// datapath
module datapath(clk, rst, sw, seg0, seg1,seg2,seg3, mem_addr, mem_wdata, mem_we, mem_rdata);
For scale: roughly 3200 cells after synthesis, about 30000 sq um of cells after synthesis.
export LEC_CHECK = 0
export CAP_MARGIN = 15
export CORE_MARGIN = 10
export CORE_UTILIZATION = 21
export CTS_CLUSTER_DIAMETER = 73
export MIN_ROUTING_LAYER = met1
export PLACE_DENSITY = 0.79
export SETUP_SLACK_MARGIN = 1.27
export SLEW_MARGIN = 20
create_clock -name core_clock -period 6.02 [get_ports {clk}]
run.sh (not shown) runs the stock make flow with config.mk's settings and CLKGATE_MAP_FILE=.
The baseline completed, yet does not pass: setup timing.
Rerun with:
- CAP_MARGIN: 15 -> 20
- CORE_MARGIN: 10 -> 4
- CORE_UTILIZATION: 21 -> 59
- CTS_CLUSTER_DIAMETER: 73 -> unset
- CTS_CLUSTER_SIZE: unset -> 99
- MIN_ROUTING_LAYER: met1 -> unset
- PLACE_DENSITY: 0.79 -> unset
- SETUP_SLACK_MARGIN: 1.27 -> unset
- clock period: 6.02 -> 4.22 ns (I/O delays scaled with it)
This time the run stopped in global routing.
Synthesized cell count stays the same.
Die size fell by well over a third.
Area after synthesis does not change.
Rerun with:
- CORE_UTILIZATION: 59 -> 18
- CTS_CLUSTER_SIZE: 99 -> unset
- clock period: 4.22 -> 14.5 ns (I/O delays scaled with it)
After rerunning: The changed run finished clean; area after synthesis does not change; die size grows to 3.2 times its value; synthesized cell count does not change.
Rerun with:
- CORE_UTILIZATION: 18 -> 61
- CTS_CLUSTER_SIZE: unset -> 24
- SETUP_SLACK_MARGIN: unset -> 0.46
- clock period: 14.5 -> 3.92 ns (I/O delays scaled with it)
Now the flow failed in global routing. Area after synthesis does not change. Die area went down by 70%. Synthesized cell count does not change.

========
datapath again, from the RTL that the note above started with.
make LEC_CHECK=0 CAP_MARGIN=20 CORE_MARGIN=2 CORE_UTILIZATION=72 CTS_CLUSTER_SIZE=79 MAX_ROUTING_LAYER=met4 PLACE_DENSITY_LB_ADDON=0.01 SETUP_SLACK_MARGIN=-0.45 SLEW_MARGIN=20 finish   # period 8.63 ns
The baseline ran to the end with violations: negative setup slack.
Next try:
CORE_UTILIZATION = 65   (was 72)
CTS_CLUSTER_SIZE = unset   (was 79)
PLACE_DENSITY_LB_ADDON = unset   (was 0.01)
SETUP_SLACK_MARGIN = 1.14   (was -0.45)
clock period = 9.3 ns   (was 8.63 ns; I/O delays follow)
The new run ran to the end with no violations.
Sequential share of layout area shrinks by 0.28 points.
Core utilization shrinks by 7.5 points.
Cell area grows by 1.2%.
Cell count stays flat.
Die size grows by 11%.
Worst hold slack is worse by 12 ps.
Synthesized area is unchanged.
Routed wire length shrinks by 1.6%.
Register-to-register slack is better by 1400 ps.
Fmax grows by 8.6%.
Next try:
ABC_AREA = 1   (was unset)
CELL_PAD_IN_SITES_DETAIL_PLACEMENT = 1   (was unset)
CELL_PAD_IN_SITES_GLOBAL_PLACEMENT = 3   (was unset)
CORE_ASPECT_RATIO = 1.12   (was unset)
CORE_UTILIZATION = 20   (was 65)
CTS_CLUSTER_DIAMETER = 319   (was unset)
GPL_ROUTABILITY_DRIVEN = 0   (was unset)
GPL_TIMING_DRIVEN = 0   (was unset)
HOLD_SLACK_MARGIN = 0.1   (was unset)
MIN_ROUTING_LAYER = met2   (was unset)
PLACE_DENSITY = 0.37   (was unset)
SETUP_SLACK_MARGIN = unset   (was 1.14)
TNS_END_PERCENT = 20   (was unset)
The new run went through all stages and came out clean.
Final cell count went up by well over a third.
Non-clock buffer count goes down by 101.
Register-to-register slack got worse by 230 ps.
Area after synthesis rises slightly.
Sequential cell count stays the same.
Wire length came out higher by well over a third.
Via count came out higher by well over a third.
Worst setup slack loses 230 ps.
Cell area increases by a few percent.
Utilization goes down by 54 points.
Next try:
ABC_AREA = unset   (was 1)
CAP_MARGIN = 30   (was 20)
CORE_ASPECT_RATIO = unset   (was 1.12)
CORE_UTILIZATION = 40   (was 20)
CTS_CLUSTER_DIAMETER = unset   (was 319)
GPL_ROUTABILITY_DRIVEN = 1   (was 0)
GPL_TIMING_DRIVEN = unset   (was 0)
HOLD_SLACK_MARGIN = unset   (was 0.1)
MAX_ROUTING_LAYER = unset   (was met4)
MIN_ROUTING_LAYER = unset   (was met2)
TNS_END_PERCENT = unset   (was 20)
Result: Synthesized area shrinks by 0.78%. Clock skew shrinks by 47 ps. Die area shrinks by 50%. Synthesized cell count shrinks by 19%. Wire length shrinks by 35%. Core utilization grows by 24 points. Worst setup slack gets better by 31 ps. Sequential cell count stays the same. Final area shrinks by 2.2%.
